==> 11-28: inputs <==
## ntt_bfu
module ntt_bfu
(
    input                   clk,
    input                   rstn,
    input  [14-1:0] in1,
    input  [14-1:0] in2,
    input  [14-1:0] gamma,
    input                   op,
    output [14-1:0] out1,
    output [14-1:0] out2
);
make LEC_CHECK=0 CAP_MARGIN=40 CORE_MARGIN=3 CORE_UTILIZATION=34 CTS_CLUSTER_DIAMETER=61 CTS_CLUSTER_SIZE=35 GPL_ROUTABILITY_DRIVEN=0 GPL_TIMING_DRIVEN=1 HOLD_SLACK_MARGIN=0.16 PLACE_DENSITY_LB_ADDON=0.02 SLEW_MARGIN=20 finish   # period 10.5 ns
run.sh (not shown) runs the stock make flow with config.mk's settings and CLKGATE_MAP_FILE=.
==> inputs of 07-07, as changes to 11-28 <==
==> flow/config.mk (replaced) <==
export PLATFORM = sky130hd
export DESIGN_NAME = ntt_bfu
export DESIGN_NICKNAME = ntt_bfu
export VERILOG_FILES = /design/flow/design.v
export SDC_FILE = /design/flow/constraint.sdc
export NUM_CORES = 4
export LEC_CHECK = 0
export CAP_MARGIN = 20
export CORE_ASPECT_RATIO = 0.56
export CORE_MARGIN = 2
export CORE_UTILIZATION = 40
export CTS_CLUSTER_SIZE = 38
export SLEW_MARGIN = 20
export TNS_END_PERCENT = 15
==> flow/constraint.sdc (replaced) <==
create_clock -name core_clock -period 6.5 [get_ports {clk}]
set_input_delay 1.3000 -clock core_clock [delete_from_list [all_inputs] [get_ports {clk}]]
set_output_delay 1.3000 -clock core_clock [all_outputs]
set_load 0.01 [all_outputs]
==> inputs of 04-15, as changes to 11-28 <==
==> flow/config.mk (replaced) <==
export PLATFORM = sky130hd
export DESIGN_NAME = ntt_bfu
export DESIGN_NICKNAME = ntt_bfu
export VERILOG_FILES = /design/flow/design.v
export SDC_FILE = /design/flow/constraint.sdc
export NUM_CORES = 4
export LEC_CHECK = 0
export CAP_MARGIN = 20
export CORE_MARGIN = 2
export CORE_UTILIZATION = 72
export PLACE_DENSITY_LB_ADDON = 0.05
export SETUP_SLACK_MARGIN = 1.66
export SLEW_MARGIN = 20
==> flow/constraint.sdc (replaced) <==
create_clock -name core_clock -period 5.59 [get_ports {clk}]
set_input_delay 1.1180 -clock core_clock [delete_from_list [all_inputs] [get_ports {clk}]]
set_output_delay 1.1180 -clock core_clock [all_outputs]
set_load 0.01 [all_outputs]
==> results.json <==
{
  "status": "failed layout checks",
  "check.faults": "setup timing",
  "endpoint": "out2[13]",
  "final-max-slew-violation-count": 0,
  "grt_use_met3_pct": 3.26,
  "final.setup.worst_slack_ps": -71.2,
  "start_kind": "primary input",
  "whs_ps": 336,
  "cp.arrival_ps": 5270,
  "reg2reg_slack_ps": 220,
  "clk_share_pct": 4.78,
  "dp.cells": 3820,
  "finalSetupViolCount": 4
}
# the run above: 07-07

==> results.json <==
{
  "status": "no timing/DRC/antenna violations",
  "final.setup.worst_slack_ps": 1410,
  "clk_share_pct": 5.46,
  "cp.arrival_ps": 6990,
  "grt_use_met3_pct": 1.76,
  "finalSetupViolCount": 0,
  "endpoint": "out2[7]",
  "dp.cells": 3891,
  "antenna_found_initial": 5,
  "crit_top_cell": "buf_4",
  "syn_inst": 2681,
  "grt_pass1_wl_um": 111000,
  "whs_ps": 335
}
# the run above: 11-28

==> results.json <==
{
  "status": "aborted with a tool error",
  "failed_stage": "global routing",
  "firstError": "[ERROR GRT-0232] Routing congestion too high. Check the congestion heatmap in the GUI.",
  "ys_sh_adder_pct": 25.5,
  "dp.cells": 3469,
  "gr-total-overflow": 23,
  "netlist_area_um2": 30300,
  "grt_use_met3_pct": 49.8,
  "ys_seq_share_pct": 43.5,
  "dp_hpwl_um": 53700,
  "grt_use_met2_pct": 91.3,
  "die_w_um": 209,
  "port_buffers": 72,
  "numCtsBuffers": 52,
  "xor_area_share_pct": 6.63,
  "top_usage_layer": "met2",
  "syn_nets": 3255,
  "yosysTopAreaCell": "dfrtp_1",
  "postCtsResizedCells": 426
}
# the run above: 04-15



==> onyx: inputs <==
Starting RTL as in the previous note.
==> flow/design.v (excerpt) <==
module ntt_bfu
(
    input                   clk,
    input                   rstn,
    input  [14-1:0] in1,
    input  [14-1:0] in2,
    input  [14-1:0] gamma,
    input                   op,
    output [14-1:0] out1,
    output [14-1:0] out2
);
bfu_v1 bfu1(.clk(clk), .rstn(rstn), .in1(in1), .in2(in2),
            .gamma(gamma), .op(op), .p('d12289), ._p('d1073729535), .mu('d922759167),
            .out1(out1), .out2(out2));
endmodule
Settings: LEC_CHECK=0, CAP_MARGIN=40, CELL_PAD_IN_SITES_DETAIL_PLACEMENT=0, CORE_MARGIN=2, CORE_UTILIZATION=70, CTS_CLUSTER_DIAMETER=48, CTS_CLUSTER_SIZE=56, GPL_TIMING_DRIVEN=1, HOLD_SLACK_MARGIN=-0.05, MAX_ROUTING_LAYER=met4, PLACE_DENSITY_LB_ADDON=0.0, SETUP_SLACK_MARGIN=0.1, SLEW_MARGIN=20, TNS_END_PERCENT=40; clock period 3.5 ns.
==> raven (differences from onyx) <==
==> flow/config.mk (replaced) <==
export PLATFORM = sky130hd
export DESIGN_NAME = ntt_bfu
export DESIGN_NICKNAME = ntt_bfu
export VERILOG_FILES = /design/flow/design.v
export SDC_FILE = /design/flow/constraint.sdc
export NUM_CORES = 4
export LEC_CHECK = 0
export CAP_MARGIN = 20
export CORE_MARGIN = 2
export CORE_UTILIZATION = 72
export SETUP_SLACK_MARGIN = -0.39
export SLEW_MARGIN = 20
==> flow/constraint.sdc (replaced) <==
create_clock -name core_clock -period 5.89 [get_ports {clk}]
set_input_delay 1.1780 -clock core_clock [delete_from_list [all_inputs] [get_ports {clk}]]
set_output_delay 1.1780 -clock core_clock [all_outputs]
set_load 0.01 [all_outputs]
==> violet (differences from onyx) <==
--- a/flow/config.mk
+++ b/flow/config.mk
@@ -9,5 +9,5 @@
 export CELL_PAD_IN_SITES_DETAIL_PLACEMENT = 0
 export CORE_MARGIN = 2
-export CORE_UTILIZATION = 70
+export CORE_UTILIZATION = 65
 export CTS_CLUSTER_DIAMETER = 48
 export CTS_CLUSTER_SIZE = 56
@@ -16,5 +16,5 @@
 export MAX_ROUTING_LAYER = met4
 export PLACE_DENSITY_LB_ADDON = 0.0
-export SETUP_SLACK_MARGIN = 0.1
+export SETUP_SLACK_MARGIN = 0.12
 export SLEW_MARGIN = 20
 export TNS_END_PERCENT = 40
==> Slide: Implementation Results <==
Run Summary

Run status
  – Run Error: [ERROR GRT-0232] Routing congestion too high. Check the congestion heatmap in the GUI.
  – Status: stopped before the end
  – Fail Step: global routing

Global routing
  – Global route total overflow: approximately 100
  – GRT met3 Usage: 0.6814

Floorplanning
  – Chip Width: 212.2 um
  – FP Util: 0.7076

Clock network
  – Setup Buffers After CTS: 95
(the above is from onyx)
==> Slide: Implementation Results <==
Run Summary

Floorplanning
  – FP Util: 0.6546
  – Chip Width: between 200 and 250 um

Global routing
  – Global route total overflow: 0
  – GRT met3 Usage: 0.07302

Clock network
  – Setup Buffers After CTS: 97

Final timing
  – Worst slew margin: 0.5053
  – Endpoints failing setup: around 110
  – PnR worst setup slack: -2111 ps

Run status
  – Fail Reasons: setup timing
  – Status: complete, but fails checks
(the above is from violet)
==> Slide: Implementation Results <==
Run Summary

Global routing
  – GRT met3 Usage: 0.04624
  – Global route total overflow: 0

Final timing
  – Clock Skew: 23.58 ps
  – PnR worst setup slack: -618.3 ps
  – Endpoints failing setup: 29

Run status
  – Fail Reasons: setup timing
  – Status: complete, but fails checks

Job
  – Tool Warnings: 50

Floorplanning
  – Chip Width: approximately 210 um
  – FP Util: 0.7267
(the above is from raven)
